===== design/flow/design.v =====
`timescale 1ps/1ps
module LASER (
	input CLK,
	input RST,
	input [3:0] X,
	input [3:0] Y,
	output reg [3:0] C1X,
	output reg [3:0] C1Y,
	output reg [3:0] C2X,
	output reg [3:0] C2Y,
	output DONE
);
parameter State_Data_Read									= 0,
					State_Calculate_Cover 					= 1,
					State_Next_Circle 							= 2,
					State_Refresh_Max_Cover_Circle	= 3,
					State_Data_Out 									= 4;
reg [2:0] State;
reg [3:0] DATA [39:0][1:0];  
reg [3:0] CNT_X,CNT_Y;
reg [5:0] CNT;
reg [2:0] STEP_CNT;
reg [6:0] ITER;  
reg [8:0] Calculate_REG;
reg [3:0] Distance1,Distance2,Distance3,Distance4;
reg S;
wire [3:0] Set_Circle [1:0];
reg [5:0] Max_Cover,Cover;
reg [3:0] Max_Cover_X,Max_Cover_Y;
reg inC1,inC2;
reg [7:0] sqrd1,sqrd2,sqrd3,sqrd4;
assign Set_Circle[0] = S ? C1X:C2X;
assign Set_Circle[1] = S ? C1Y:C2Y;
assign DONE = State== State_Data_Out ? 1'b1:1'b0;
always@(posedge CLK or posedge RST)begin
	if(RST)begin
		State <= State_Data_Read;	
		S<=0;
		{CNT_Y,CNT_X} <= 0;
		CNT <= 0;
		STEP_CNT <= 0;
		ITER <= 0;
		{Cover,Max_Cover} <= 0;
		{C1X,C1Y,C2X,C2Y} <= 0;
		{Max_Cover_Y,Max_Cover_X} <= 0; 
	end
	else begin
		case(State)
			State_Data_Read								:begin
				if(CNT>=39) begin
					State <= State_Calculate_Cover;
					CNT <= 0;
				end
				else CNT <= CNT+1;
				DATA[CNT][0] <= X;
				DATA[CNT][1] <= Y;
			end
			State_Calculate_Cover 				:begin  
				if(CNT>=39)begin
					State <= State_Next_Circle;
					CNT <= 0;
				end
				else begin
					CNT <= CNT+1;
				end
				if(inC1||inC2)begin
					Cover <= Cover+1;
				end
			end
			State_Next_Circle 						:begin  
				if(Cover>=Max_Cover)begin
					Max_Cover <= Cover;
					Max_Cover_Y <= CNT_Y;
					Max_Cover_X <= CNT_X;
				end
				if(Cover<=3)begin
					if(CNT_Y==15 && (CNT_X+10)>15)begin
						State <= State_Refresh_Max_Cover_Circle;
						CNT_Y <= 0;
						CNT_X <= 0;
					end
					else if((CNT_X+10)>15)begin
						CNT_Y <= CNT_Y+1;
						CNT_X <= 0;
						State <= State_Calculate_Cover;
					end
					else begin
						CNT_X <= CNT_X+10;
						State <= State_Calculate_Cover;
					end
				end
				else if(Cover<=10)begin
					if(CNT_Y==15 && (CNT_X+7)>15)begin
						State <= State_Refresh_Max_Cover_Circle;
						CNT_Y <= 0;
						CNT_X <= 0;
					end
					else if((CNT_X+7)>15)begin
						CNT_Y <= CNT_Y+1;
						CNT_X <= 0;
						State <= State_Calculate_Cover;
					end
					else begin
						CNT_X <= CNT_X+7;
						State <= State_Calculate_Cover;
					end
				end
				else if(Cover<=20)begin
					if(CNT_Y==15 && (CNT_X+3)>15)begin
						State <= State_Refresh_Max_Cover_Circle;
						CNT_Y <= 0;
						CNT_X <= 0;
					end
					else if((CNT_X+3)>15)begin
						CNT_Y <= CNT_Y+1;
						CNT_X <= 0;
						State <= State_Calculate_Cover;
					end
					else begin
						CNT_X <= CNT_X+3;
						State <= State_Calculate_Cover;
					end
				end
				else begin
					{CNT_Y,CNT_X}<= &{CNT_Y,CNT_X} ? 0:{CNT_Y,CNT_X}+1 ;
					State <= &{CNT_Y,CNT_X} ? State_Refresh_Max_Cover_Circle : State_Calculate_Cover;
				end
				Cover<=0;
			end
			State_Refresh_Max_Cover_Circle 	:begin 
				if(  (S&&{Max_Cover_Y,Max_Cover_X}=={C2Y,C2X}) ||
				 			(~S&&{Max_Cover_Y,Max_Cover_X}=={C1Y,C1X}) || (&ITER) ) State <= State_Data_Out;
				else begin 
					if(S) {C2Y,C2X} <= {Max_Cover_Y,Max_Cover_X};
					else {C1Y,C1X} <= {Max_Cover_Y,Max_Cover_X};
					State <= State_Calculate_Cover ; 
				end
				{CNT_Y,CNT_X} <= 0;
				CNT <= 0;
				STEP_CNT <= 0;
				ITER <= ITER+1;
				Cover<=0;
				S <= ~S;
			end
			State_Data_Out 								:begin 
				State <= State_Data_Read;	
				{CNT_Y,CNT_X} <= 0;
				S <= 0;
				CNT <= 0;
				STEP_CNT <= 0;
				ITER <= 0;
				{Cover,Max_Cover} <= 0;
				{C1X,C1Y,C2X,C2Y} <= 0;
				{Max_Cover_Y,Max_Cover_X} <= 0; 
			end
		endcase
	end
end
always@(*)begin
	if(State==State_Calculate_Cover)begin
		Distance1 = (CNT_X>DATA[CNT][0]) ? (CNT_X-DATA[CNT][0]):(DATA[CNT][0]-CNT_X);
		Distance2 = (CNT_Y>DATA[CNT][1]) ? (CNT_Y-DATA[CNT][1]):(DATA[CNT][1]-CNT_Y);	
		sqrd1 = Distance1*Distance1;
		sqrd2 = Distance2*Distance2;
		if( (sqrd1+sqrd2)<=16) inC1 = 1;
		else inC1 = 0;
		Distance3 = (Set_Circle[0]>DATA[CNT][0]) ? (Set_Circle[0]-DATA[CNT][0]):(DATA[CNT][0]-Set_Circle[0]);
		Distance4 = (Set_Circle[1]>DATA[CNT][1]) ? (Set_Circle[1]-DATA[CNT][1]):(DATA[CNT][1]-Set_Circle[1]);
		sqrd4 = Distance3*Distance3;
    sqrd3 = Distance4*Distance4;
		if( (sqrd3+sqrd4)<=16) inC2 = 1;
		else inC2 = 0;
	end
	else {Distance1,Distance2,inC1,inC2} = 0;
end
endmodule

===== design/flow/constraint.sdc =====
create_clock -name core_clock -period 6.53 [get_ports {CLK}]
set_input_delay 1.3060 -clock core_clock [delete_from_list [all_inputs] [get_ports {CLK}]]
set_output_delay 1.3060 -clock core_clock [all_outputs]
set_load 0.01 [all_outputs]

===== design/flow/config.mk =====
export PLATFORM = sky130hd
export DESIGN_NAME = LASER
export DESIGN_NICKNAME = LASER
export VERILOG_FILES = /design/flow/design.v
export SDC_FILE = /design/flow/constraint.sdc
export NUM_CORES = 4
export LEC_CHECK = 0
export CAP_MARGIN = 20
export CORE_MARGIN = 2
export CORE_UTILIZATION = 57
export CTS_CLUSTER_SIZE = 64
export SETUP_SLACK_MARGIN = -0.57
export SLEW_MARGIN = 20

===== design/flow/run.sh =====
#!/bin/bash
# the make line also repeats each setting of config.mk as NAME=value (left out here)
make -C /OpenROAD-flow-scripts/flow DESIGN_CONFIG=/design/flow/config.mk WORK_HOME=/design/flow/orfs CLKGATE_MAP_FILE= finish

==> results of run 1 <==
[layout make-up]
type                       count  area [um^2]
tap                          461        576.8
clock buffer                  48         1074
inverter                      95        361.6
fill                        2557        10360
multi-input combinational   1111         9067
clock inverter                25        226.5
sequential                   383        11190
timing repair buffer         315         2629
[per-layer routing]
| metal | track usage (%) | routed length (um) |
|---|---|---|
| met2 | 55.37 | 30390 |
| met5 | 0 | 0 |
| met4 | 12.50 | 2252 |
| met1 | 44.04 | 24060 |
| met3 | 4.853 | 5489 |
[timing repair]
action / 4_1_cts / 5_1_grt
setup endpoints to repair: 6 / 6
pin swaps: 7 / 18
gates resized: 37 / 27
buffers inserted: 6 / 10
gates cloned: 0 / 2
[per-stage QoR]
step | cell area (um^2) | cells | setup WS, ns | util [%] | total power, mW
3_5_place_dp | 23380 | 2349 | -2.152 | 65.88 | 2.823
4_1_cts | 24900 | 2427 | -1.646 | 70.18 | 5.083
6_report | 25120 | 2438 | -1.733 | 70.80 | 5.066
3_3_place_gp | 23370 | 2349 | -2.084 | 65.88 | 2.820
5_1_grt | 25120 | 2438 | -2.060 | 70.80 | 5.170
2_1_floorplan | 20700 | 1703 | -1.876 | - | 2.770
==> impl_metrics.env, run 1 <==
# physical design summary
export IMPL_seq_power_share_pct=52.3
export IMPL_cp_max_fo=6
export IMPL_syn_inst=1703
export IMPL_r2r_slack_ns=-1.73
export IMPL_required_ns=6.97
export IMPL_fin_nets=2072
export IMPL_yosysUniqueCellTypes=60
export IMPL_cts_tree="yes"
export IMPL_ys_warn_count=2
export IMPL_clk_latency_ns=0.58
export IMPL_muxShareOfSynthArea_pct=10.05
export IMPL_path_common_cell="fa_1"
export IMPL_drc=0
export IMPL_async_reset_ff_share_pct=16.45
export IMPL_intPower_mw=3.993
export IMPL_cts_sinks=383
export IMPL_rows=69
export IMPL_whs_ns=0.5326
export IMPL_clk_pin_slew_ns=0.06
export IMPL_edf_count=320
export IMPL_ys_sh_simple_pct=11.63
export IMPL_core_um2=35480
export IMPL_seq_area_frac_synth_pct=54.54
export IMPL_post_dp_hpwl_um=43560
export IMPL_finalCritPeriodShare_pct=126.5
export IMPL_pg_comb_mw=0.124
export IMPL_top_cells_by_area="edfxtp_1 (47%), mux2_2 (8.8%), dfrtp_1 (7.6%)"
export IMPL_ys_top_logic_family="simple AND/OR/NAND/NOR gates"
export IMPL_grt_pass1_vias=15260
export IMPL_syn_num_nets=1828
export IMPL_cts_buffer_depth=3
export IMPL_track_usage_pct=33.09
export IMPL_crit_path_end_kind="register"
export IMPL_syn_to_final_growth_pct=22.48
export IMPL_finalWorstSetupSlack_ns=-1.733
export IMPL_warnings=53
export IMPL_r2r_start="CNT[3]"
export IMPL_wl_per_cell_um=25.51
export IMPL_crit_cells=35
export IMPL_tightest_slew_ns=1.072
export IMPL_viasPerCell=6.379
export IMPL_cp_buffers_inverters=8
export IMPL_gp_congestion=0.9704
export IMPL_hold_class="reg -> reg"
export IMPL_violatedChecks="setup timing"
export IMPL_netlist_top_cells_count="edfxtp_1 (320), mux2_2 (160), nand2_1 (142)"
export IMPL_clock_skew_ns=0.02692
export IMPL_setup_tns_ns=-10.30
export IMPL_yosys_stat_area_um2=20510
export IMPL_period_needed_ns=8.263
export IMPL_diodes=0
export IMPL_first_iter_violations=1499
export IMPL_grt_max_degree=81
export IMPL_drt_first_pass_iters=6
export IMPL_ys_sh_xor_pct=1.659
export IMPL_fmax_mhz=121.0
export IMPL_pwr_share_clk_pct=45.3
export IMPL_arrival_ns=8.70
export IMPL_rsz0062_at_grt="true"
export IMPL_yosys_area_top_type="edfxtp_1"
export IMPL_initial_core_util_pct=57.81
export IMPL_drv_cap=0
export IMPL_hold_path_depth=2
export IMPL_yosys_cells=1703
export IMPL_grt_overflow=0
export IMPL_finalSetupViolCount=6
export IMPL_r2r_end="Cover[2]"
export IMPL_ios=27
export IMPL_worstHoldStart="Max_Cover[2]"
export IMPL_ant_nets=0
export IMPL_p_leak_nw=9.946
export IMPL_port_buffers=26
export IMPL_cp_endpoint="Cover[2]"
export IMPL_max_stage_delay_ns=0.54
export IMPL_switching_share_pct=21.18
export IMPL_htree_levels=2
export IMPL_grt_pass1_wl_um=94030
export IMPL_slew_violations=0
export IMPL_die_height_um=193.7
export IMPL_numCtsBuffers=41
export IMPL_fp_dieW_um=193.7
export IMPL_yosysTopAreaCellShare_pct=46.85
export IMPL_ys_sh_adder_pct=8.113
export IMPL_maxPowerGroup="registers"
export IMPL_vdd_drop_max_mv=0.2851
export IMPL_dieArea_um2=37520
export IMPL_drt_wl_total_um=62190
export IMPL_p_switching_mw=1.073
export IMPL_synth_flops=383
export IMPL_hold_buffers=0
export IMPL_antenna_found_initial=0
export IMPL_worstSetupPathType="reg -> reg"
export IMPL_p_comb_share_pct=2.5
export IMPL_synth_most_common_cell="edfxtp_1"
export IMPL_status="complete, but fails checks"
export IMPL_netlist_area_um2=20510
export IMPL_relSlewSlack_pct=27.98
export IMPL_min_to="Max_Cover[2]"
export IMPL_pg_clk_mw=2.29
export IMPL_slowest_stage="fa_1"
export IMPL_final_hold_viol_count=0
export IMPL_cp_top_family="adder cells"
export IMPL_cp_startpoint="CNT[3]"
export IMPL_clock_root_buffer="clkbuf_16"
export IMPL_vias=15550
export IMPL_aoi_share_pct=10.10
export IMPL_ys_flop_type="edfxtp_1"
export IMPL_rr_worst_depth=35
export IMPL_p_seq_mw=2.65
export IMPL_p_per_area_nw_per_um2=201.7
export IMPL_critPathLaunchType="register"
export IMPL_syn_avg_cell_area_um2=12.04
==> run 2, diff against run 1 <==
- CORE_ASPECT_RATIO: not set -> 1.59
- CORE_UTILIZATION: 57 -> 72
- CTS_CLUSTER_SIZE: 64 -> 27
- PLACE_DENSITY_LB_ADDON: not set -> 0.0
- SETUP_SLACK_MARGIN: -0.57 -> 1.41
- TNS_END_PERCENT: not set -> 40
- clock period: 6.53 -> 5.2 ns (I/O delays scaled with it)
==> run 2 against run 1 <==
  * The flow now stops in 5_1_grt
  * Die size shrank 20%
  * Synthesized cell count unchanged
  * Synthesized area unchanged
==> impl_metrics.env, run 2 <==
# yosys + openroad results
export IMPL_status="did not finish"
export IMPL_haltStage="5_1_grt"
export IMPL_first_error="[ERROR DPL-0033] detailed placement checks failed during check placement."
export IMPL_post_dp_hpwl_um=45620
export IMPL_syn_num_nets=1828
export IMPL_ys_top_logic_family="simple AND/OR/NAND/NOR gates"
export IMPL_netlist_area_um2=20510
export IMPL_clock_root_buffer="clkbuf_16"
export IMPL_htree_levels=2
export IMPL_core_um2=27940
export IMPL_syn_avg_cell_area_um2=12.04
export IMPL_yosysTopAreaCellShare_pct=46.85
export IMPL_yosys_stat_area_um2=20510
export IMPL_gp_congestion=1.057
export IMPL_syn_inst=1703
export IMPL_yosys_area_top_type="edfxtp_1"
export IMPL_ys_warn_count=2
export IMPL_aoi_share_pct=10.10
export IMPL_synth_most_common_cell="edfxtp_1"
export IMPL_rows=77
export IMPL_ys_flop_type="edfxtp_1"
export IMPL_yosys_cells=1703
export IMPL_muxShareOfSynthArea_pct=10.05
export IMPL_dieArea_um2=29890
export IMPL_cts_sinks=383
export IMPL_seq_area_frac_synth_pct=54.54
export IMPL_top_cells_by_area="edfxtp_1 (47%), mux2_2 (8.8%), dfrtp_1 (7.6%)"
export IMPL_fp_dieW_um=137.9
export IMPL_async_reset_ff_share_pct=16.45
export IMPL_ys_sh_adder_pct=8.113
export IMPL_ys_sh_simple_pct=11.63
export IMPL_numCtsBuffers=36
export IMPL_ios=27
export IMPL_initial_core_util_pct=73.41
export IMPL_port_buffers=26
export IMPL_die_height_um=216.8
export IMPL_ys_sh_xor_pct=1.659
export IMPL_edf_count=320
export IMPL_synth_flops=383
export IMPL_cts_buffer_depth=3
export IMPL_yosysUniqueCellTypes=60
export IMPL_netlist_top_cells_count="edfxtp_1 (320), mux2_2 (160), nand2_1 (142)"
==> run 2: repair_timing <==
action,4_1_cts
cloned,2
setup buffers,15
endpoints found under the setup margin,6
pin swaps,39
hold buffers,0
resized,73
==> run 2: metrics by stage <==
step	setup slack, ns	cell area (um^2)	util [%]	cells
after floorplan	-3.206	20700	-	1703
after global placement	-3.281	23530	84.21	2285
after detailed placement	-3.430	23530	84.21	2285
after CTS	-3.134	25180	90.14	2367
==> run 3, diff against run 2 <==
- CORE_ASPECT_RATIO: 1.59 -> not set
- CORE_UTILIZATION: 72 -> 71
- CTS_CLUSTER_DIAMETER: not set -> 57
- CTS_CLUSTER_SIZE: 27 -> 64
- PLACE_DENSITY_LB_ADDON: 0.0 -> 0.25
- SETUP_SLACK_MARGIN: 1.41 -> -0.57
- TNS_END_PERCENT: 40 -> not set
- clock period: 5.2 -> 7.62 ns (I/O delays scaled with it)
==> run 3 against run 2 <==
  * Synthesized cell count unchanged
  * Die size up 1.3%
  * Synthesized area unchanged
  * Now fails the layout checks on setup timing
==> impl_metrics.env, run 3 <==
# physical design summary
export IMPL_status="complete, but fails checks"
export IMPL_violatedChecks="setup timing"
export IMPL_diodes=0
export IMPL_finalCritPeriodShare_pct=112.0
export IMPL_p_comb_share_pct=2.7
export IMPL_edf_count=320
export IMPL_vdd_drop_max_mv=0.2484
export IMPL_pg_clk_mw=1.77
export IMPL_critPathLaunchType="register"
export IMPL_switching_share_pct=23.59
export IMPL_design_area_um2=24510
export IMPL_clock_root_buffer="clkbuf_16"
export IMPL_syn_avg_cell_area_um2=12.04
export IMPL_required_ns=8.08
export IMPL_die_height_um=174.0
export IMPL_slowest_stage="fa_1"
export IMPL_cp_startpoint="CNT[3]"
export IMPL_grt_overflow=0
export IMPL_p_leak_nw=9.650
export IMPL_vias=16250
export IMPL_slew_violations=0
export IMPL_post_dp_hpwl_um=42360
export IMPL_min_to="Max_Cover[3]"
export IMPL_final_hold_viol_count=0
export IMPL_cts_sinks=383
export IMPL_first_iter_violations=2322
export IMPL_pwr_share_clk_pct=42.7
export IMPL_p_switching_mw=0.9781
export IMPL_fp_dieW_um=174.0
export IMPL_synth_flops=383
export IMPL_netlist_area_um2=20510
export IMPL_drc=0
export IMPL_muxShareOfSynthArea_pct=10.05
export IMPL_grt_pass1_wl_um=95500
export IMPL_p_seq_mw=2.27
export IMPL_seq_power_share_pct=54.7
export IMPL_top_cells_by_area="edfxtp_1 (47%), mux2_2 (8.8%), dfrtp_1 (7.6%)"
export IMPL_wl_per_cell_um=27.55
export IMPL_placed_cell_area_um2=22980
export IMPL_syn_inst=1703
export IMPL_drt_wl_total_um=63670
export IMPL_worstHoldStart="Max_Cover[3]"
export IMPL_crit_path_end_kind="register"
export IMPL_fmax_mhz=117.2
export IMPL_grt_max_degree=81
export IMPL_ios=27
export IMPL_clk_pin_slew_ns=0.07
export IMPL_cts_buffer_depth=3
export IMPL_cp_buffers_inverters=9
export IMPL_clock_skew_ns=0.07261
export IMPL_finalWorstSetupSlack_ns=-0.9107
export IMPL_ys_flop_type="edfxtp_1"
export IMPL_intPower_mw=3.168
export IMPL_warnings=52
export IMPL_cts_tree="yes"
export IMPL_maxPowerGroup="registers"
export IMPL_seq_area_frac_synth_pct=54.54
export IMPL_arrival_ns=8.99
export IMPL_gp_congestion=1.026
export IMPL_cp_top_family="adder cells"
export IMPL_aoi_share_pct=10.10
export IMPL_relSlewSlack_pct=18.77
export IMPL_p_per_area_nw_per_um2=169.2
export IMPL_netlist_top_cells_count="edfxtp_1 (320), mux2_2 (160), nand2_1 (142)"
export IMPL_yosysUniqueCellTypes=60
export IMPL_worstSetupPathType="reg -> reg"
export IMPL_drv_cap=0
export IMPL_clk_latency_ns=0.64
export IMPL_ant_nets=0
export IMPL_crit_cells=35
export IMPL_r2r_slack_ns=-0.91
export IMPL_async_reset_ff_share_pct=16.45
export IMPL_hold_path_depth=2
export IMPL_rsz0062_at_grt="true"
export IMPL_core_um2=28550
export IMPL_rows=62
export IMPL_rr_worst_depth=35
export IMPL_p_total_mw=4.146
export IMPL_htree_levels=1
export IMPL_numCtsBuffers=30
export IMPL_viasPerCell=7.029
export IMPL_ys_sh_adder_pct=8.113
export IMPL_drt_first_pass_iters=6
export IMPL_yosysTopAreaCellShare_pct=46.85
export IMPL_yosys_area_top_type="edfxtp_1"
export IMPL_syn_to_final_growth_pct=19.48
export IMPL_hold_buffers=0
export IMPL_antenna_found_initial=1
export IMPL_grt_pass1_vias=16410
export IMPL_syn_num_nets=1828
export IMPL_yosys_stat_area_um2=20510
export IMPL_cp_endpoint="Cover[5]"
export IMPL_r2r_end="Cover[5]"
export IMPL_r2r_start="CNT[3]"
export IMPL_track_usage_pct=41.57
export IMPL_ys_sh_simple_pct=11.63
export IMPL_pg_comb_mw=0.110
export IMPL_path_common_cell="fa_1"
export IMPL_port_buffers=26
export IMPL_dieArea_um2=30260
export IMPL_ys_top_logic_family="simple AND/OR/NAND/NOR gates"
export IMPL_period_needed_ns=8.531
export IMPL_initial_core_util_pct=71.85
export IMPL_hold_class="reg -> reg"
export IMPL_finalSetupViolCount=6
export IMPL_ys_warn_count=2
export IMPL_ys_sh_xor_pct=1.659
export IMPL_cp_max_fo=13
export IMPL_max_stage_delay_ns=0.57
export IMPL_yosys_cells=1703
export IMPL_synth_most_common_cell="edfxtp_1"
export IMPL_fin_nets=2028
export IMPL_tightest_slew_ns=1.209
==> run 3: through the flow <==
stage | setup TNS, ns | hold WS (ns) | utilization [%] | setup slack (ns) | instances
global placement | -4.745 | 0.4935 | 80.51 | -0.7996 | 2242
detailed placement | -6.361 | 0.5217 | 80.51 | -1.076 | 2242
CTS | -4.508 | 0.5367 | 85.17 | -0.7655 | 2304
finish | -5.385 | 0.5335 | 85.84 | -0.9107 | 2311
global route | -6.525 | 0.5538 | 85.84 | -1.099 | 2311
floorplan | -4.592 | 0.4725 | - | -0.7862 | 1703
==> run 3: area by class of cell <==
type / count / area, um^2
flip-flops and latches: 383 / 11190
multi-input cells: 1110 / 9041
fillers: 1404 / 4041
repair buffers: 283 / 2297
clock buffers: 33 / 804.5
well taps: 384 / 480.5
inverters: 95 / 361.6
clock inverters: 23 / 332.8
==> run 3: metal layers <==
metal	wire, um	global-route usage (%)
met3	7916	10.08
met4	4949	25.53
met5	11	0
met1	20920	50.50
met2	29870	67.68
==> run 3: what timing repair did <==
item	in CTS	in global routing
hold endpoints to repair	0	0
buffers inserted	8	9
pin swaps	15	14
gates resized	25	30
endpoints found under the setup margin	6	6
==> run 4, diff against run 3 <==
- CORE_UTILIZATION: 71 -> 10
- CTS_CLUSTER_DIAMETER: 57 -> not set
- CTS_CLUSTER_SIZE: 64 -> not set
- PLACE_DENSITY_LB_ADDON: 0.25 -> not set
- SETUP_SLACK_MARGIN: -0.57 -> not set
- clock period: 7.62 -> 11.8 ns (I/O delays scaled with it)
==> run 4 against run 3 <==
  * The run now finishes clean
  * Register-to-register slack improved by 2.3 ns
  * Cell count increased by 92%
  * Die size increased to 6.9 times the previous value
  * Cell area increased by 4.3%
  * Routed wire length decreased by 1.2%
  * Via count decreased by 12%
  * Setup slack improved by 2.3 ns
  * Flip-flop count unchanged
  * Highest routed layer unchanged
==> impl_metrics.env, run 4 <==
# physical design summary
export IMPL_cts_setup_buffers=0
export IMPL_muxShareOfSynthArea_pct=10.05
export IMPL_ys_sh_xor_pct=1.659
export IMPL_yosys_area_top_type="edfxtp_1"
export IMPL_final_hold_viol_count=0
export IMPL_initial_core_util_pct=10.05
export IMPL_synth_flops=383
export IMPL_synth_most_common_cell="edfxtp_1"
export IMPL_ys_top_logic_family="simple AND/OR/NAND/NOR gates"
export IMPL_max_stage_delay_ns=0.76
export IMPL_preCtsSetupSlack_ns=1.472
export IMPL_drc=0
export IMPL_critPathLaunchType="register"
export IMPL_crit_path_end_kind="register"
export IMPL_cp_endpoint="Cover[4]"
export IMPL_finalCritPeriodShare_pct=88.41
export IMPL_edf_count=320
export IMPL_cts_sinks=383
export IMPL_p_seq_mw=1.47
export IMPL_switching_share_pct=21.71
export IMPL_min_to="CNT[4]"
export IMPL_ys_sh_simple_pct=11.63
export IMPL_r2r_start="CNT[3]"
export IMPL_r2r_slack_ns=1.37
export IMPL_track_usage_pct=5.814
export IMPL_viasPerCell=3.241
export IMPL_port_buffers=26
export IMPL_arrival_ns=10.88
export IMPL_dieArea_um2=208700
export IMPL_wl_met2_um=27250
export IMPL_dr_wl_met3_um=5629
export IMPL_wl_per_cell_um=14.20
export IMPL_cts_buffer_depth=3
export IMPL_syn_avg_cell_area_um2=12.04
export IMPL_p_per_area_nw_per_um2=111.6
export IMPL_fin_nets=1833
export IMPL_maxPowerGroup="registers"
export IMPL_cts_tree="yes"
export IMPL_crit_cells=34
export IMPL_drt_wl_total_um=62890
export IMPL_setup_tns_ns=0
export IMPL_numCtsBuffers=39
export IMPL_clock_skew_ns=0.05379
export IMPL_antenna_found_initial=5
export IMPL_drv_cap=0
export IMPL_clock_root_buffer="clkbuf_16"
export IMPL_ios=27
export IMPL_p_switching_mw=0.6192
export IMPL_clk_pin_slew_ns=0.07
export IMPL_grt_overflow=0
export IMPL_wl_met1_um=28430
export IMPL_p_comb_share_pct=2.5
export IMPL_core_um2=204200
export IMPL_async_reset_ff_share_pct=16.45
export IMPL_fmax_mhz=95.85
export IMPL_clk_latency_ns=0.61
export IMPL_cp_buffers_inverters=7
export IMPL_worstHoldStart="CNT[4]"
export IMPL_syn_inst=1703
export IMPL_hold_buffers=0
export IMPL_p_total_mw=2.853
export IMPL_vias=14350
export IMPL_vdd_drop_max_mv=0.08210
export IMPL_grt_pass1_wl_um=93570
export IMPL_grt_max_degree=81
export IMPL_period_needed_ns=10.43
export IMPL_cp_top_family="adder cells"
export IMPL_finalWorstSetupSlack_ns=1.367
export IMPL_netlist_area_um2=20510
export IMPL_pg_comb_mw=0.0702
export IMPL_highest_signal_layer="met5"
export IMPL_yosysUniqueCellTypes=60
export IMPL_die_height_um=456.9
export IMPL_pg_clk_mw=1.32
export IMPL_rsz0062_at_grt="false"
export IMPL_ant_nets=0
export IMPL_p_leak_nw=8.564
export IMPL_cp_startpoint="CNT[3]"
export IMPL_yosys_cells=1703
export IMPL_netlist_top_cells_count="edfxtp_1 (320), mux2_2 (160), nand2_1 (142)"
export IMPL_seq_area_frac_synth_pct=54.54
export IMPL_pwr_share_clk_pct=46.2
export IMPL_tightest_slew_ns=1.137
export IMPL_syn_to_final_growth_pct=24.67
export IMPL_required_ns=12.25
export IMPL_finalSetupViolCount=0
export IMPL_warnings=48
export IMPL_seq_power_share_pct=51.4
export IMPL_path_common_cell="fa_1"
export IMPL_top_cells_by_area="edfxtp_1 (47%), mux2_2 (8.8%), dfrtp_1 (7.6%)"
export IMPL_rows=166
export IMPL_hold_path_depth=1
export IMPL_grt_pass1_vias=13980
export IMPL_syn_num_nets=1828
export IMPL_first_iter_violations=1711
export IMPL_ys_warn_count=2
export IMPL_yosysTopAreaCellShare_pct=46.85
export IMPL_slowest_stage="nor4_4"
export IMPL_worstSetupPathType="reg -> reg"
export IMPL_relSlewSlack_pct=23.60
export IMPL_status="finished clean"
export IMPL_yosys_stat_area_um2=20510
export IMPL_aoi_share_pct=10.10
export IMPL_post_dp_hpwl_um=43000
export IMPL_drt_first_pass_iters=8
export IMPL_slew_violations=0
export IMPL_ys_flop_type="edfxtp_1"
export IMPL_rr_worst_depth=34
export IMPL_cp_max_fo=27
export IMPL_htree_levels=2
export IMPL_intPower_mw=2.233
export IMPL_ys_sh_adder_pct=8.113
export IMPL_r2r_end="Cover[4]"
export IMPL_hold_class="reg -> reg"
export IMPL_cts_resized=0
export IMPL_fp_dieW_um=456.9
export IMPL_gp_congestion=0.8787
==> run 4: metrics by stage <==
stage	hold WS [ns]	cells	utilization, %	instance area (um^2)
after floorplan	0.4725	1703	-	20510
after global placement	0.4985	4354	11.85	24190
after detailed placement	0.5056	4354	11.85	24190
after CTS	0.5197	4425	12.50	25530
after global routing	0.5428	4427	12.52	25570
final	0.5223	4427	12.52	25570
==> run 4: layout make-up <==
cell class | instances | area [um^2]
fill | 22880 | 178600
sequential | 383 | 11190
multi-input combinational | 1110 | 8678
tap | 2688 | 3363
clock buffer | 45 | 1028
timing repair buffer | 79 | 643.1
inverter | 95 | 359.1
clock inverter | 26 | 309.0
antenna | 1 | 2.502
==> run 4: per-layer routing <==
layer,up-vias,GRT usage (%)
li1,6389,-
met1,7229,8.176
met2,618,8.717
met3,112,1.540
met4,2,1.487
met5,-,0
==> run 5, diff against run 4 <==
- ABC_AREA: not set -> 1
- CELL_PAD_IN_SITES_DETAIL_PLACEMENT: not set -> 0
- CORE_ASPECT_RATIO: not set -> 0.97
- CORE_UTILIZATION: 10 -> 72
- CTS_CLUSTER_SIZE: not set -> 40
- HOLD_SLACK_MARGIN: not set -> 0.26
- MAX_ROUTING_LAYER: not set -> met5
- SETUP_SLACK_MARGIN: not set -> -1.12
- TNS_END_PERCENT: not set -> 75
- clock period: 11.8 -> 11.7 ns (I/O delays scaled with it)
==> run 5 against run 4 <==
  * Utilization rose by 66 points
  * First-iteration DRC count grew 46%
  * Global-route usage increased by 32 points
  * Critical path depth is 3 higher
  * Still clean
  * Sequential power hardly changed
  * Maximum frequency rose by 11%
  * Highest routed layer unchanged
  * Routed wire length shrank 5.1%
  * Flip-flop count did not move
  * Setup slack better by 0.94 ns
  * Non-clock buffer count is 40 lower
==> impl_metrics.env, run 5 <==
# physical design summary
export IMPL_fmax_mhz=106.4
export IMPL_setup_tns_ns=0
export IMPL_vdd_drop_max_mv=0.1352
export IMPL_crit_path_end_kind="register"
export IMPL_post_dp_hpwl_um=40890
export IMPL_drt_first_pass_iters=7
export IMPL_met1_usage_pct=50.47
export IMPL_fin_nets=2609
export IMPL_top_cells_by_area="edfxtp_1 (44%), nand2_1 (13%), dfrtp_1 (7.2%)"
export IMPL_r2r_start="CNT[3]"
export IMPL_ys_sh_adder_pct=7.699
export IMPL_intPower_mw=2.200
export IMPL_ios=27
export IMPL_yosys_cells=2519
export IMPL_async_reset_ff_share_pct=16.45
export IMPL_pg_comb_mw=0.0642
export IMPL_ys_warn_count=2
export IMPL_pg_clk_mw=1.24
export IMPL_rr_worst_depth=37
export IMPL_synth_flops=383
export IMPL_grt_busiest_layer="met2"
export IMPL_clock_skew_ns=0.01469
export IMPL_drt_wl_total_um=59690
export IMPL_yosys_stat_area_um2=21610
export IMPL_ys_top_logic_family="simple AND/OR/NAND/NOR gates"
export IMPL_p_leak_nw=10.09
export IMPL_viasPerCell=6.225
export IMPL_r2r_slack_ns=2.30
export IMPL_drv_cap=0
export IMPL_ys_sh_xor_pct=1.256
export IMPL_cp_endpoint="Cover[2]"
export IMPL_slew_violations=0
export IMPL_synth_most_common_cell="nand2_1"
export IMPL_p_seq_mw=1.48
export IMPL_max_stage_delay_ns=0.72
export IMPL_arrival_ns=9.83
export IMPL_muxShareOfSynthArea_pct=0
export IMPL_ant_nets=0
export IMPL_relSlewSlack_pct=29.63
export IMPL_cp_startpoint="CNT[3]"
export IMPL_required_ns=12.14
export IMPL_port_buffers=26
export IMPL_yosysTopAreaCellShare_pct=44.46
export IMPL_track_usage_pct=38.03
export IMPL_edf_count=320
export IMPL_yosysUniqueCellTypes=42
export IMPL_p_comb_share_pct=2.3
export IMPL_whs_ns=0.5095
export IMPL_wl_per_cell_um=20.64
export IMPL_cts_resized=0
export IMPL_grt_use_met2_pct=61.16
export IMPL_grt_overflow=0
export IMPL_clock_root_buffer="clkbuf_16"
export IMPL_cts_buffer_depth=3
export IMPL_maxPowerGroup="registers"
export IMPL_status="finished clean"
export IMPL_cp_buffers_inverters=8
export IMPL_clk_pin_slew_ns=0.06
export IMPL_syn_to_final_growth_pct=7.172
export IMPL_final_core_util_pct=78.38
export IMPL_htree_levels=2
export IMPL_diodes=0
export IMPL_tightest_slew_ns=1.055
export IMPL_final_hold_viol_count=0
export IMPL_aoi_share_pct=7.352
export IMPL_placed_cells=2827
export IMPL_vias=18000
export IMPL_numCtsBuffers=39
export IMPL_rsz0062_at_grt="false"
export IMPL_ys_sh_simple_pct=25.55
export IMPL_gp_congestion=0.9869
export IMPL_path_common_cell="fa_1"
export IMPL_ys_flop_type="edfxtp_1"
export IMPL_cp_top_family="adder cells"
export IMPL_cp_max_fo=30
export IMPL_worstSetupPathType="reg -> reg"
export IMPL_p_switching_mw=0.5777
export IMPL_final_cell_count_no_fill=2892
export IMPL_dieArea_um2=31420
export IMPL_yosys_area_top_type="edfxtp_1"
export IMPL_clk_latency_ns=0.54
export IMPL_p_total_mw=2.778
export IMPL_p_per_area_nw_per_um2=119.9
export IMPL_worstHoldStart="Max_Cover[3]"
export IMPL_finalSetupViolCount=0
export IMPL_finalCritPeriodShare_pct=80.30
export IMPL_cts_tree="yes"
export IMPL_syn_avg_cell_area_um2=8.581
export IMPL_critPathLaunchType="register"
export IMPL_seq_area_frac_synth_pct=51.76
export IMPL_netlist_top_cells_count="nand2_1 (742), edfxtp_1 (320), nor2_1 (314)"
export IMPL_use_met3_pct=8.295
export IMPL_period_needed_ns=9.395
export IMPL_cts_setup_buffers=0
export IMPL_warnings=50
export IMPL_netlist_area_um2=21610
export IMPL_drc=0
export IMPL_fp_dieW_um=179.9
export IMPL_switching_share_pct=20.80
export IMPL_hold_path_depth=2
export IMPL_rows=62
export IMPL_syn_num_nets=2644
export IMPL_min_to="Max_Cover[3]"
export IMPL_hold_buffers=0
export IMPL_pwr_share_clk_pct=44.5
export IMPL_grt_pass1_vias=17220
export IMPL_seq_power_share_pct=53.2
export IMPL_antenna_found_initial=1
export IMPL_hold_class="reg -> reg"
export IMPL_syn_inst=2519
export IMPL_first_iter_violations=2506
export IMPL_cts_sinks=383
export IMPL_core_um2=29560
export IMPL_r2r_end="Cover[2]"
export IMPL_crit_cells=37
export IMPL_die_height_um=174.6
export IMPL_slowest_stage="ha_1"
export IMPL_initial_core_util_pct=73.13
export IMPL_grt_pass1_wl_um=92780
export IMPL_grt_max_degree=81
[run 5: final cells by class]
class | count | area, um^2
Clock buffer | 49 | 1013
Clock inverter | 16 | 214.0
Fill cell | 2021 | 6391
Inverter | 234 | 878.3
Multi-Input combinational cell | 1787 | 9054
Sequential cell | 383 | 11190
Tap cell | 384 | 480.5
Timing Repair Buffer | 39 | 337.8
[run 5: metal layers]
metal,up-vias,wire length (um)
met2,1177,27520
met5,-,13
met3,230,7327
li1,8245,-
met4,2,2813
met1,8350,22020
[run 5: stage by stage]
stage | setup slack [ns] | instance area, um^2
after floorplan | 4.580 | 21610
after global placement | 2.874 | 21940
after detailed placement | 2.477 | 21940
after CTS | 2.469 | 23160
after global routing | 1.624 | 23160
final | 2.305 | 23160
==> run 6, diff against run 5 <==
- CELL_PAD_IN_SITES_DETAIL_PLACEMENT: 0 -> not set
- CORE_ASPECT_RATIO: 0.97 -> not set
- CORE_UTILIZATION: 72 -> 65
- CTS_CLUSTER_DIAMETER: not set -> 57
- CTS_CLUSTER_SIZE: 40 -> 64
- HOLD_SLACK_MARGIN: 0.26 -> 0.24
- MAX_ROUTING_LAYER: met5 -> not set
- SETUP_SLACK_MARGIN: -1.12 -> -0.57
- TNS_END_PERCENT: 75 -> not set
- clock period: 11.7 -> 6.63 ns (I/O delays scaled with it)
==> run 6 against run 5 <==
  * The layout now fails its checks (setup timing)
  * Hold slack better by 0.0095 ns
  * Global-route usage down 1.8 points
  * Synthesized area unchanged
  * Critical path depth unchanged
  * Setup slack worse by 3.1 ns
  * Register-to-register slack worse by 3.1 ns
  * Sequential power up 76%
  * Utilization up 0.64 points
  * Clock power up 57%
  * Largest power group unchanged
  * Clock skew up 0.0056 ns
  * Non-clock buffer count up 267
==> impl_metrics.env, run 6 <==
# physical design summary
export IMPL_status="complete, but fails checks"
export IMPL_violatedChecks="setup timing"
export IMPL_cts_sinks=383
export IMPL_ant_nets=0
export IMPL_relSlewSlack_pct=28.78
export IMPL_p_switching_mw=1.104
export IMPL_muxShareOfSynthArea_pct=0
export IMPL_ys_flop_type="edfxtp_1"
export IMPL_pg_clk_mw=1.95
export IMPL_gp_congestion=1.036
export IMPL_seq_power_share_pct=55.8
export IMPL_die_height_um=186.4
export IMPL_rr_worst_depth=37
export IMPL_yosys_area_top_type="edfxtp_1"
export IMPL_vias=18810
export IMPL_worstSetupPathType="reg -> reg"
export IMPL_r2r_start="CNT[4]"
export IMPL_preCtsSetupSlack_ns=-1.164
export IMPL_final_hold_viol_count=0
export IMPL_syn_num_nets=2644
export IMPL_p_per_area_nw_per_um2=181.3
export IMPL_crit_cells=37
export IMPL_design_area_um2=25770
export IMPL_yosysUniqueCellTypes=42
export IMPL_intPower_mw=3.567
export IMPL_required_ns=7.14
export IMPL_clk_latency_ns=0.61
export IMPL_cp_endpoint="Cover[4]"
export IMPL_dieArea_um2=34730
export IMPL_finalCritPeriodShare_pct=112.1
export IMPL_rsz0062_at_grt="true"
export IMPL_yosys_cells=2519
export IMPL_synth_most_common_cell="nand2_1"
export IMPL_switching_share_pct=23.64
export IMPL_grt_max_degree=81
export IMPL_p_comb_share_pct=2.4
export IMPL_syn_to_final_growth_pct=19.24
export IMPL_grt_overflow=0
export IMPL_p_seq_mw=2.61
export IMPL_placed_cells=3137
export IMPL_ios=27
export IMPL_min_to="Max_Cover[5]"
export IMPL_hold_path_depth=2
export IMPL_track_usage_pct=36.28
export IMPL_comb_area_um2=9588
export IMPL_finalWorstSetupSlack_ns=-0.8016
export IMPL_warnings=52
export IMPL_drv_cap=0
export IMPL_seq_area_frac_synth_pct=51.76
export IMPL_clock_skew_ns=0.02026
export IMPL_p_leak_nw=11.44
export IMPL_r2r_slack_ns=-0.80
export IMPL_fmax_mhz=134.6
export IMPL_ys_sh_xor_pct=1.256
export IMPL_core_um2=32620
export IMPL_arrival_ns=7.94
export IMPL_hold_buffers=0
export IMPL_synth_flops=383
export IMPL_hold_class="reg -> reg"
export IMPL_finalSetupViolCount=6
export IMPL_diodes=0
export IMPL_ys_warn_count=2
export IMPL_whs_ns=0.5190
export IMPL_cp_top_family="adder cells"
export IMPL_netlist_top_cells_count="nand2_1 (742), edfxtp_1 (320), nor2_1 (314)"
export IMPL_slowest_stage="fa_1"
export IMPL_flop_area_um2=11190
export IMPL_p_total_mw=4.672
export IMPL_edf_count=320
export IMPL_clock_root_buffer="clkbuf_16"
export IMPL_tightest_slew_ns=1.068
export IMPL_drt_wl_total_um=63350
export IMPL_fp_dieW_um=186.4
export IMPL_drt_first_pass_iters=6
export IMPL_fin_nets=2869
export IMPL_syn_inst=2519
export IMPL_max_stage_delay_ns=0.52
export IMPL_cp_buffers_inverters=10
export IMPL_clk_pin_slew_ns=0.08
export IMPL_cts_tree="yes"
export IMPL_grt_pass1_vias=18240
export IMPL_period_needed_ns=7.432
export IMPL_ys_sh_simple_pct=25.55
export IMPL_worstHoldStart="Max_Cover[5]"
export IMPL_slew_violations=0
export IMPL_antenna_found_initial=0
export IMPL_syn_avg_cell_area_um2=8.581
export IMPL_critPathLaunchType="register"
export IMPL_first_iter_violations=2125
export IMPL_vdd_drop_max_mv=0.3342
export IMPL_pwr_share_clk_pct=41.8
export IMPL_placed_cell_area_um2=23950
export IMPL_initial_core_util_pct=66.26
export IMPL_setup_tns_ns=-4.678
export IMPL_viasPerCell=5.861
export IMPL_final_cell_count_no_fill=3209
export IMPL_final_core_util_pct=79.01
export IMPL_rows=66
export IMPL_cp_max_fo=14
export IMPL_grt_pass1_wl_um=98540
export IMPL_maxPowerGroup="registers"
export IMPL_async_reset_ff_share_pct=16.45
export IMPL_yosys_stat_area_um2=21610
export IMPL_numCtsBuffers=31
export IMPL_htree_levels=1
export IMPL_r2r_end="Cover[4]"
export IMPL_cts_buffer_depth=3
export IMPL_fillers=2274
export IMPL_crit_path_end_kind="register"
export IMPL_post_dp_hpwl_um=44880
export IMPL_drc=0
export IMPL_top_cells_by_area="edfxtp_1 (44%), nand2_1 (13%), dfrtp_1 (7.2%)"
export IMPL_yosysTopAreaCellShare_pct=44.46
export IMPL_pg_comb_mw=0.113
export IMPL_cp_startpoint="CNT[4]"
export IMPL_netlist_area_um2=21610
export IMPL_wl_per_cell_um=19.74
export IMPL_port_buffers=26
export IMPL_ys_sh_adder_pct=7.699
export IMPL_aoi_share_pct=7.352
export IMPL_ys_top_logic_family="simple AND/OR/NAND/NOR gates"
-- run 6: repair_timing --
| action | in CTS | in global routing |
|---|---|---|
| endpoints found under the hold margin | 0 | 0 |
| cloned | 1 | 2 |
| setup buffers | 1 | 16 |
| pin swaps | 8 | 62 |
| gates resized | 53 | 119 |
| endpoints found under the setup margin | 6 | 6 |
-- run 6: cell type report --
| class | instances | area share, % |
|---|---|---|
| multi-input combinational | 1788 | 37.20 |
| clock buffer | 33 | 3.039 |
| inverter | 234 | 3.437 |
| sequential | 383 | 43.41 |
| clock inverter | 23 | 1.141 |
| tap | 442 | 2.146 |
| timing repair buffer | 306 | 9.632 |
-- run 6: per-layer routing --
layer,routed length (um),vias to the layer above,track usage [%]
met5,0,-,0
met4,3794,0,18.58
met3,5365,223,4.589
met2,30670,1004,61.80
met1,23510,8822,45.87
li1,-,8760,-
==> run 7, diff against run 6 <==
- ABC_AREA: 1 -> 0
- CELL_PAD_IN_SITES_DETAIL_PLACEMENT: not set -> 0
- CORE_UTILIZATION: 65 -> 61
- CTS_CLUSTER_DIAMETER: 57 -> not set
- CTS_CLUSTER_SIZE: 64 -> 40
- HOLD_SLACK_MARGIN: 0.24 -> not set
- MAX_ROUTING_LAYER: not set -> met5
- PLACE_DENSITY_LB_ADDON: not set -> 0.07
- SETUP_SLACK_MARGIN: -0.57 -> 2.55
- clock period: 6.63 -> 8.75 ns (I/O delays scaled with it)
==> run 7 against run 6 <==
  * Now clean on timing, DRC and antenna
  * Global-route usage shrank 2.0 points
  * Utilization shrank 6.0 points
  * Cell area shrank 5.7%
  * Synthesized cell count shrank 32%
  * Maximum frequency shrank 12%
  * Critical path type unchanged
  * Critical endpoint is now Cover[5]
  * Largest cell class unchanged
==> impl_metrics.env, run 7 <==
# physical design summary
export IMPL_status="finished clean"
export IMPL_cp_endpoint="Cover[5]"
export IMPL_p_seq_mw=1.98
export IMPL_drt_first_pass_iters=9
export IMPL_ys_flop_type="edfxtp_1"
export IMPL_top_cells_by_area="edfxtp_1 (47%), mux2_2 (8.8%), dfrtp_1 (7.6%)"
export IMPL_htree_levels=2
export IMPL_rsz0062_at_grt="true"
export IMPL_maxPowerGroup="registers"
export IMPL_hold_buffers=0
export IMPL_aoi_share_pct=10.10
export IMPL_syn_num_nets=1828
export IMPL_clk_latency_ns=0.56
export IMPL_yosysTopAreaCellShare_pct=46.85
export IMPL_arrival_ns=8.92
export IMPL_pg_comb_mw=0.0919
export IMPL_warnings=51
export IMPL_clock_root_buffer="clkbuf_16"
export IMPL_ys_sh_adder_pct=8.113
export IMPL_ant_nets=0
export IMPL_required_ns=9.18
export IMPL_final_core_util_pct=73.01
export IMPL_clock_skew_ns=0.02253
export IMPL_netlist_area_um2=20510
export IMPL_pg_clk_mw=1.71
export IMPL_rr_worst_depth=35
export IMPL_syn_avg_cell_area_um2=12.04
export IMPL_crit_path_end_kind="register"
export IMPL_p_switching_mw=0.7905
export IMPL_r2r_start="CNT[4]"
export IMPL_syn_inst=1703
export IMPL_yosys_area_top_type="edfxtp_1"
export IMPL_yosys_cells=1703
export IMPL_vias=15050
export IMPL_fin_nets=1950
export IMPL_yosysUniqueCellTypes=60
export IMPL_ys_warn_count=2
export IMPL_intPower_mw=2.991
export IMPL_grt_use_met2_pct=56.03
export IMPL_track_usage_pct=34.28
export IMPL_slew_violations=0
export IMPL_vdd_drop_max_mv=0.1847
export IMPL_fmax_mhz=117.8
export IMPL_cp_buffers_inverters=8
export IMPL_critPathLaunchType="register"
export IMPL_placed_cell_area_um2=22040
export IMPL_drc=0
export IMPL_tightest_slew_ns=1.160
export IMPL_p_per_area_nw_per_um2=155.6
export IMPL_drt_wl_total_um=59940
export IMPL_finalCritPeriodShare_pct=97.04
export IMPL_initial_core_util_pct=61.63
export IMPL_edf_count=320
export IMPL_hold_class="reg -> reg"
export IMPL_rows=67
export IMPL_finalSetupViolCount=0
export IMPL_worstSetupPathType="reg -> reg"
export IMPL_cts_buffer_depth=3
export IMPL_port_buffers=26
export IMPL_final_cell_count_no_fill=2305
export IMPL_r2r_end="Cover[5]"
export IMPL_async_reset_ff_share_pct=16.45
export IMPL_r2r_slack_ns=0.26
export IMPL_seq_power_share_pct=52.3
export IMPL_syn_to_final_growth_pct=18.46
export IMPL_synth_flops=383
export IMPL_ys_sh_simple_pct=11.63
export IMPL_switching_share_pct=20.90
export IMPL_seq_area_frac_synth_pct=54.54
export IMPL_p_comb_share_pct=2.4
export IMPL_hold_path_depth=2
export IMPL_cp_max_fo=7
export IMPL_ys_sh_xor_pct=1.659
export IMPL_crit_cells=35
export IMPL_min_to="Max_Cover[2]"
export IMPL_drv_cap=0
export IMPL_cts_sinks=383
export IMPL_relSlewSlack_pct=22.09
export IMPL_design_area_um2=24300
export IMPL_ys_top_logic_family="simple AND/OR/NAND/NOR gates"
export IMPL_ios=27
export IMPL_grt_pass1_vias=14920
export IMPL_fillers=2293
export IMPL_cp_top_family="adder cells"
export IMPL_grt_max_degree=81
export IMPL_slowest_stage="fa_2"
export IMPL_final_hold_viol_count=0
export IMPL_yosys_stat_area_um2=20510
export IMPL_dieArea_um2=35110
export IMPL_viasPerCell=6.530
export IMPL_whs_ns=0.5271
export IMPL_max_stage_delay_ns=0.55
export IMPL_wl_per_cell_um=26.00
export IMPL_period_needed_ns=8.491
export IMPL_placed_cells=2172
export IMPL_first_iter_violations=1773
export IMPL_antenna_found_initial=1
export IMPL_pwr_share_clk_pct=45.3
export IMPL_fp_dieW_um=187.4
export IMPL_clk_pin_slew_ns=0.06
export IMPL_p_leak_nw=9.341
export IMPL_grt_pass1_wl_um=91330
export IMPL_setup_tns_ns=0
export IMPL_synth_most_common_cell="edfxtp_1"
export IMPL_met1_usage_pct=46.18
export IMPL_muxShareOfSynthArea_pct=10.05
export IMPL_netlist_top_cells_count="edfxtp_1 (320), mux2_2 (160), nand2_1 (142)"
export IMPL_gp_congestion=0.9748
export IMPL_numCtsBuffers=41
export IMPL_die_height_um=187.4
export IMPL_core_um2=33280
export IMPL_path_common_cell="fa_1"
export IMPL_cp_startpoint="CNT[4]"
export IMPL_use_met3_pct=5.385
export IMPL_cts_tree="yes"
export IMPL_grt_overflow=0
export IMPL_worstHoldStart="Max_Cover[2]"
export IMPL_grt_busiest_layer="met2"
export IMPL_post_dp_hpwl_um=40120
export IMPL_diodes=0
==> run 7: final cells by class <==
cell class | instances | area (um^2) | area share, %
clock buffers | 51 | 1095 | 4.506
clock inverters | 24 | 226.5 | 0.9321
inverters | 95 | 361.6 | 1.488
multi-input cells | 1111 | 9204 | 37.88
flip-flops and latches | 383 | 11190 | 46.06
well taps | 448 | 560.5 | 2.307
repair buffers | 193 | 1659 | 6.828
==> run 7: repair_timing <==
action,in CTS,in global routing
gates cloned,1,1
resized,61,36
pin swaps,36,39
endpoints found under the setup margin,6,6
buffers inserted,34,22
==> run 7: stage by stage <==
stage	worst slack, ns	total power, mW
after CTS	0.4549	3.792
after floorplan	0.3438	2.067
after global placement	0.08313	2.102
after detailed placement	0.04897	2.106
after global routing	0.05395	3.870
final	0.2586	3.781
==> run 7: routing by layer <==
| metal | vias up | share of wire [%] | wire (um) |
|---|---|---|---|
| li1 | 6616 | - | - |
| met2 | 863 | 48 | 28670 |
| met3 | 163 | 9.3 | 5578 |
| met4 | 2 | 4.4 | 2632 |
| met5 | - | 0.013 | 8 |
| met1 | 7408 | 38 | 23060 |
==> run 8, diff against run 7 <==
- CAP_MARGIN: 20 -> 30
- CELL_PAD_IN_SITES_DETAIL_PLACEMENT: 0 -> 1
- CELL_PAD_IN_SITES_GLOBAL_PLACEMENT: not set -> 1
- CORE_ASPECT_RATIO: not set -> 1.16
- CORE_MARGIN: 2 -> 9
- CORE_UTILIZATION: 61 -> 46
- CTS_CLUSTER_DIAMETER: not set -> 112
- CTS_CLUSTER_SIZE: 40 -> not set
- GPL_ROUTABILITY_DRIVEN: not set -> 0
- MAX_ROUTING_LAYER: met5 -> met4
- MIN_ROUTING_LAYER: not set -> met2
- PLACE_DENSITY: not set -> 0.48
- PLACE_DENSITY_LB_ADDON: 0.07 -> not set
- SETUP_SLACK_MARGIN: 2.55 -> 0.93
- SLEW_MARGIN: 20 -> 5
- TNS_END_PERCENT: not set -> 95
- clock period: 8.75 -> 6.84 ns (I/O delays scaled with it)
==> run 8 against run 7 <==
  * Now fails the layout checks on setup timing
  * Sequential power increased by 28%
  * Clock skew rose by 0.00081 ns
  * Non-clock buffer count grew 153
  * Cell count increased by 13%
  * Power grew 33%
  * Sequential share of layout area shrank 2.7 points
  * Global-route usage increased by 8.2 points
  * First-iteration DRC count grew to 2.6 times the previous value
  * Critical path type unchanged
==> impl_metrics.env, run 8 <==
# physical design summary
export IMPL_status="complete, but fails checks"
export IMPL_violatedChecks="setup timing"
export IMPL_clk_latency_ns=0.61
export IMPL_drv_cap=0
export IMPL_htree_levels=2
export IMPL_relSlewSlack_pct=30.81
export IMPL_aoi_share_pct=10.10
export IMPL_rsz0062_at_grt="true"
export IMPL_r2r_start="CNT[3]"
export IMPL_drc=0
export IMPL_fillers=4404
export IMPL_grt_use_met2_pct=51.83
export IMPL_cp_max_fo=13
export IMPL_worstHoldStart="Max_Cover[0]"
export IMPL_core_um2=43600
export IMPL_drt_wl_total_um=73030
export IMPL_netlist_area_um2=20510
export IMPL_hold_class="reg -> reg"
export IMPL_slew_violations=0
export IMPL_yosys_stat_area_um2=20510
export IMPL_p_total_mw=5.042
export IMPL_edf_count=320
export IMPL_placed_cell_area_um2=23630
export IMPL_worstSetupPathType="reg -> reg"
export IMPL_use_met3_pct=48.66
export IMPL_grt_busiest_layer="met2"
export IMPL_yosys_area_top_type="edfxtp_1"
export IMPL_track_usage_pct=42.44
export IMPL_switching_share_pct=22.57
export IMPL_yosysTopAreaCellShare_pct=46.85
export IMPL_cp_buffers_inverters=10
export IMPL_ant_nets=0
export IMPL_top_cells_by_area="edfxtp_1 (47%), mux2_2 (8.8%), dfrtp_1 (7.6%)"
export IMPL_pg_comb_mw=0.134
export IMPL_crit_cells=37
export IMPL_required_ns=7.33
export IMPL_met1_usage_pct=0
export IMPL_final_cell_count_no_fill=2598
export IMPL_tightest_slew_ns=1.030
export IMPL_ys_top_logic_family="simple AND/OR/NAND/NOR gates"
export IMPL_syn_inst=1703
export IMPL_p_seq_mw=2.53
export IMPL_finalCritPeriodShare_pct=124.9
export IMPL_syn_to_final_growth_pct=25.75
export IMPL_rr_worst_depth=37
export IMPL_p_leak_nw=10.17
export IMPL_p_comb_share_pct=2.7
export IMPL_p_per_area_nw_per_um2=195.5
export IMPL_seq_power_share_pct=50.1
export IMPL_numCtsBuffers=41
export IMPL_die_height_um=245.4
export IMPL_vdd_drop_max_mv=0.3033
export IMPL_grt_overflow=0
export IMPL_final_core_util_pct=59.15
export IMPL_dieArea_um2=52540
export IMPL_max_stage_delay_ns=0.56
export IMPL_pwr_share_clk_pct=47.2
export IMPL_r2r_end="Cover[4]"
export IMPL_clk_pin_slew_ns=0.06
export IMPL_yosys_cells=1703
export IMPL_netlist_top_cells_count="edfxtp_1 (320), mux2_2 (160), nand2_1 (142)"
export IMPL_min_to="Max_Cover[0]"
export IMPL_p_switching_mw=1.138
export IMPL_maxPowerGroup="registers"
export IMPL_crit_path_end_kind="register"
export IMPL_arrival_ns=9.03
export IMPL_cts_sinks=383
export IMPL_wl_per_cell_um=28.11
export IMPL_async_reset_ff_share_pct=16.45
export IMPL_ys_sh_adder_pct=8.113
export IMPL_ys_sh_simple_pct=11.63
export IMPL_grt_pass1_vias=23940
export IMPL_whs_ns=0.5323
export IMPL_fin_nets=2102
export IMPL_cts_buffer_depth=3
export IMPL_pg_clk_mw=2.38
export IMPL_ys_sh_xor_pct=1.659
export IMPL_rows=82
export IMPL_fmax_mhz=117.1
export IMPL_warnings=53
export IMPL_critPathLaunchType="register"
export IMPL_seq_area_frac_synth_pct=54.54
export IMPL_vias=21170
export IMPL_cp_endpoint="Cover[4]"
export IMPL_initial_core_util_pct=47.04
export IMPL_post_dp_hpwl_um=49490
export IMPL_yosysUniqueCellTypes=60
export IMPL_cp_startpoint="CNT[3]"
export IMPL_final_hold_viol_count=0
export IMPL_syn_avg_cell_area_um2=12.04
export IMPL_ys_flop_type="edfxtp_1"
export IMPL_period_needed_ns=8.543
export IMPL_slowest_stage="fa_1"
export IMPL_hold_path_depth=1
export IMPL_grt_pass1_wl_um=107000
export IMPL_design_area_um2=25790
export IMPL_clock_root_buffer="clkbuf_16"
export IMPL_drt_first_pass_iters=40
export IMPL_finalWorstSetupSlack_ns=-1.703
export IMPL_port_buffers=26
export IMPL_fp_dieW_um=214.1
export IMPL_placed_cells=2488
export IMPL_synth_most_common_cell="edfxtp_1"
export IMPL_synth_flops=383
export IMPL_intPower_mw=3.904
export IMPL_ios=27
export IMPL_grt_max_degree=81
export IMPL_ys_warn_count=2
export IMPL_muxShareOfSynthArea_pct=10.05
export IMPL_viasPerCell=8.150
export IMPL_path_common_cell="fa_1"
export IMPL_syn_num_nets=1828
export IMPL_cts_tree="yes"
export IMPL_cp_top_family="adder cells"
export IMPL_finalSetupViolCount=6
export IMPL_antenna_found_initial=0
export IMPL_r2r_slack_ns=-1.70
export IMPL_clock_skew_ns=0.02334
export IMPL_first_iter_violations=4621
[run 8: metrics by stage]
| stage | worst slack [ns] | setup TNS, ns |
|---|---|---|
| after floorplan | -1.566 | -9.267 |
| after global routing | -1.934 | -11.46 |
| final | -1.703 | -10.11 |
| after global placement | -1.623 | -9.591 |
| after detailed placement | -1.947 | -11.48 |
| after CTS | -1.400 | -8.325 |
[run 8: area by class of cell]
| class | instances | area [um^2] | area share [%] |
|---|---|---|---|
| sequential | 383 | 11190 | 43.38 |
| multi-input combinational | 1110 | 9143 | 35.45 |
| timing repair buffer | 346 | 2974 | 11.53 |
| clock buffer | 49 | 1076 | 4.172 |
| tap | 588 | 735.7 | 2.852 |
| inverter | 95 | 361.6 | 1.402 |
| clock inverter | 26 | 311.5 | 1.208 |
| antenna | 1 | 2.502 | 0.009702 |
[run 8: repair_timing]
action                                  in CTS  in global routing
resized                                     56                 34
endpoints found under the setup margin       6                  6
pin swaps                                   38                 19
buffers inserted                            18                  9
hold buffers                                 0                  0
cloned                                       1                  0
[run 8: metal layers]
metal | routed length [um] | part of all wire, %
met1 | 0 | 0
met2 | 37160 | 51
met3 | 27550 | 38
met4 | 8323 | 11
met5 | 0 | 0
==> run 9, diff against run 8 <==
- ABC_AREA: 0 -> not set
- CAP_MARGIN: 30 -> 40
- CELL_PAD_IN_SITES_DETAIL_PLACEMENT: 1 -> not set
- CELL_PAD_IN_SITES_GLOBAL_PLACEMENT: 1 -> not set
- CORE_ASPECT_RATIO: 1.16 -> not set
- CORE_MARGIN: 9 -> 2
- CORE_UTILIZATION: 46 -> 72
- CTS_CLUSTER_DIAMETER: 112 -> 372
- CTS_CLUSTER_SIZE: not set -> 22
- GPL_ROUTABILITY_DRIVEN: 0 -> not set
- MAX_ROUTING_LAYER: met4 -> not set
- MIN_ROUTING_LAYER: met2 -> not set
- PLACE_DENSITY: 0.48 -> not set
- PLACE_DENSITY_LB_ADDON: not set -> 0.0
- SETUP_SLACK_MARGIN: 0.93 -> 0.97
- SLEW_MARGIN: 5 -> 20
- TNS_END_PERCENT: 95 -> not set
- clock period: 6.84 -> 7.62 ns (I/O delays scaled with it)
==> run 9 against run 8 <==
  * Still fails the layout checks on setup timing
  * Critical path depth down 2
  * Sequential power down about 10%
  * Power down 28%
  * Clock power down 48%
  * Largest power group unchanged
  * Highest routed layer unchanged
==> impl_metrics.env, run 9 <==
# physical design summary
export IMPL_ys_sh_adder_pct=8.113
export IMPL_grt_max_degree=81
export IMPL_async_reset_ff_share_pct=16.45
export IMPL_ys_warn_count=2
export IMPL_syn_inst=1703
export IMPL_yosys_cells=1703
export IMPL_wl_met1_um=21540
export IMPL_netlist_area_um2=20510
export IMPL_period_needed_ns=8.553
export IMPL_ys_sh_simple_pct=11.63
export IMPL_drt_wl_total_um=68640
export IMPL_p_seq_mw=2.27
export IMPL_rsz0062_at_grt="true"
export IMPL_setup_tns_ns=-5.430
export IMPL_crit_path_end_kind="register"
export IMPL_violatedChecks="setup timing"
export IMPL_highest_signal_layer="met4"
export IMPL_yosys_area_top_type="edfxtp_1"
export IMPL_drc=0
export IMPL_ys_sh_xor_pct=1.659
export IMPL_vdd_drop_max_mv=0.2444
export IMPL_vias=16640
export IMPL_worstHoldStart="Max_Cover[2]"
export IMPL_port_buffers=26
export IMPL_finalCritPeriodShare_pct=112.2
export IMPL_relSlewSlack_pct=37.81
export IMPL_p_comb_share_pct=3.2
export IMPL_aoi_share_pct=10.10
export IMPL_grt_pass1_vias=16610
export IMPL_intPower_mw=2.818
export IMPL_clk_pin_slew_ns=0.12
export IMPL_syn_avg_cell_area_um2=12.04
export IMPL_final_core_util_pct=88.02
export IMPL_status="complete, but fails checks"
export IMPL_min_to="Max_Cover[2]"
export IMPL_p_switching_mw=0.8072
export IMPL_syn_to_final_growth_pct=19.87
export IMPL_cp_endpoint="Cover[2]"
export IMPL_gp_congestion=1.021
export IMPL_die_height_um=172.8
export IMPL_r2r_start="CNT[3]"
export IMPL_initial_core_util_pct=73.43
export IMPL_crit_cells=35
export IMPL_slew_violations=0
export IMPL_antenna_found_initial=1
export IMPL_p_leak_nw=9.734
export IMPL_rr_worst_depth=35
export IMPL_netlist_top_cells_count="edfxtp_1 (320), mux2_2 (160), nand2_1 (142)"
export IMPL_grt_overflow=0
export IMPL_ant_nets=0
export IMPL_fin_nets=2066
export IMPL_hold_class="reg -> reg"
export IMPL_fp_dieW_um=172.8
export IMPL_clock_skew_ns=0.05073
export IMPL_track_usage_pct=44.54
export IMPL_r2r_end="Cover[2]"
export IMPL_clock_root_buffer="clkbuf_16"
export IMPL_cp_top_family="adder cells"
export IMPL_ys_flop_type="edfxtp_1"
export IMPL_viasPerCell=7.150
export IMPL_dieArea_um2=29850
export IMPL_worstSetupPathType="reg -> reg"
export IMPL_comb_area_um2=9170
export IMPL_cts_buffer_depth=3
export IMPL_wl_met2_um=31520
export IMPL_finalWorstSetupSlack_ns=-0.9325
export IMPL_final_cell_count_no_fill=2327
export IMPL_slowest_stage="fa_1"
export IMPL_critPathLaunchType="register"
export IMPL_yosys_stat_area_um2=20510
export IMPL_rows=61
export IMPL_pg_clk_mw=1.24
export IMPL_warnings=53
export IMPL_yosysTopAreaCellShare_pct=46.85
export IMPL_edf_count=320
export IMPL_seq_area_frac_synth_pct=54.54
export IMPL_fmax_mhz=116.9
export IMPL_numCtsBuffers=21
export IMPL_synth_most_common_cell="edfxtp_1"
export IMPL_p_per_area_nw_per_um2=147.4
export IMPL_seq_power_share_pct=62.5
export IMPL_maxPowerGroup="registers"
export IMPL_grt_pass1_wl_um=100700
export IMPL_clk_latency_ns=0.59
export IMPL_path_common_cell="fa_1"
export IMPL_final_hold_viol_count=0
export IMPL_required_ns=8.05
export IMPL_cts_sinks=383
export IMPL_tightest_slew_ns=0.9329
export IMPL_flop_area_um2=11190
export IMPL_cts_tree="yes"
export IMPL_syn_num_nets=1828
export IMPL_first_iter_violations=3128
export IMPL_dr_wl_met3_um=9465
export IMPL_ios=27
export IMPL_hold_path_depth=2
export IMPL_preCtsSetupSlack_ns=-1.002
export IMPL_synth_flops=383
export IMPL_pg_comb_mw=0.115
export IMPL_yosysUniqueCellTypes=60
export IMPL_r2r_slack_ns=-0.93
export IMPL_drv_cap=0
export IMPL_wl_per_cell_um=29.50
export IMPL_cp_max_fo=5
export IMPL_cp_buffers_inverters=9
export IMPL_core_um2=27930
export IMPL_max_stage_delay_ns=0.54
export IMPL_htree_levels=1
export IMPL_fillers=1240
export IMPL_cp_startpoint="CNT[3]"
export IMPL_post_dp_hpwl_um=43340
export IMPL_pwr_share_clk_pct=34.3
export IMPL_ys_top_logic_family="simple AND/OR/NAND/NOR gates"
export IMPL_placed_cells=2245
export IMPL_switching_share_pct=22.26
export IMPL_finalSetupViolCount=6
export IMPL_arrival_ns=8.98
export IMPL_muxShareOfSynthArea_pct=10.05
export IMPL_drt_first_pass_iters=9
export IMPL_whs_ns=0.5416
export IMPL_top_cells_by_area="edfxtp_1 (47%), mux2_2 (8.8%), dfrtp_1 (7.6%)"
==> run 9: metal layers <==
| layer | global-route usage, % | vias to the layer above |
|---|---|---|
| li1 | - | 6813 |
| met1 | 53.98 | 7827 |
| met2 | 71.42 | 1574 |
| met3 | 11.04 | 425 |
| met4 | 29.73 | 0 |
| met5 | 0 | - |
==> run 9: final cells by class <==
type	count	area share, %
antenna	2	0.02036
timing repair buffer	330	11.46
clock buffer	27	2.229
inverter	95	1.471
clock inverter	2	0.1018
sequential	383	45.50
tap	378	1.924
multi-input combinational	1110	37.30
==> run 9: repair_timing <==
action,4_1_cts,5_1_grt
hold buffers,0,0
gates cloned,3,0
pin swaps,46,28
gates resized,72,25
buffers inserted,28,10
setup endpoints to repair,6,6
==> run 9: per-stage QoR <==
step	area, um^2	power [mW]
3_3_place_gp	23060	2.412
5_1_grt	24580	3.655
4_1_cts	24290	3.549
3_5_place_dp	23090	2.417
2_1_floorplan	20700	2.373
6_report	24590	3.625
Power is estimated from default activity; no workload was simulated.
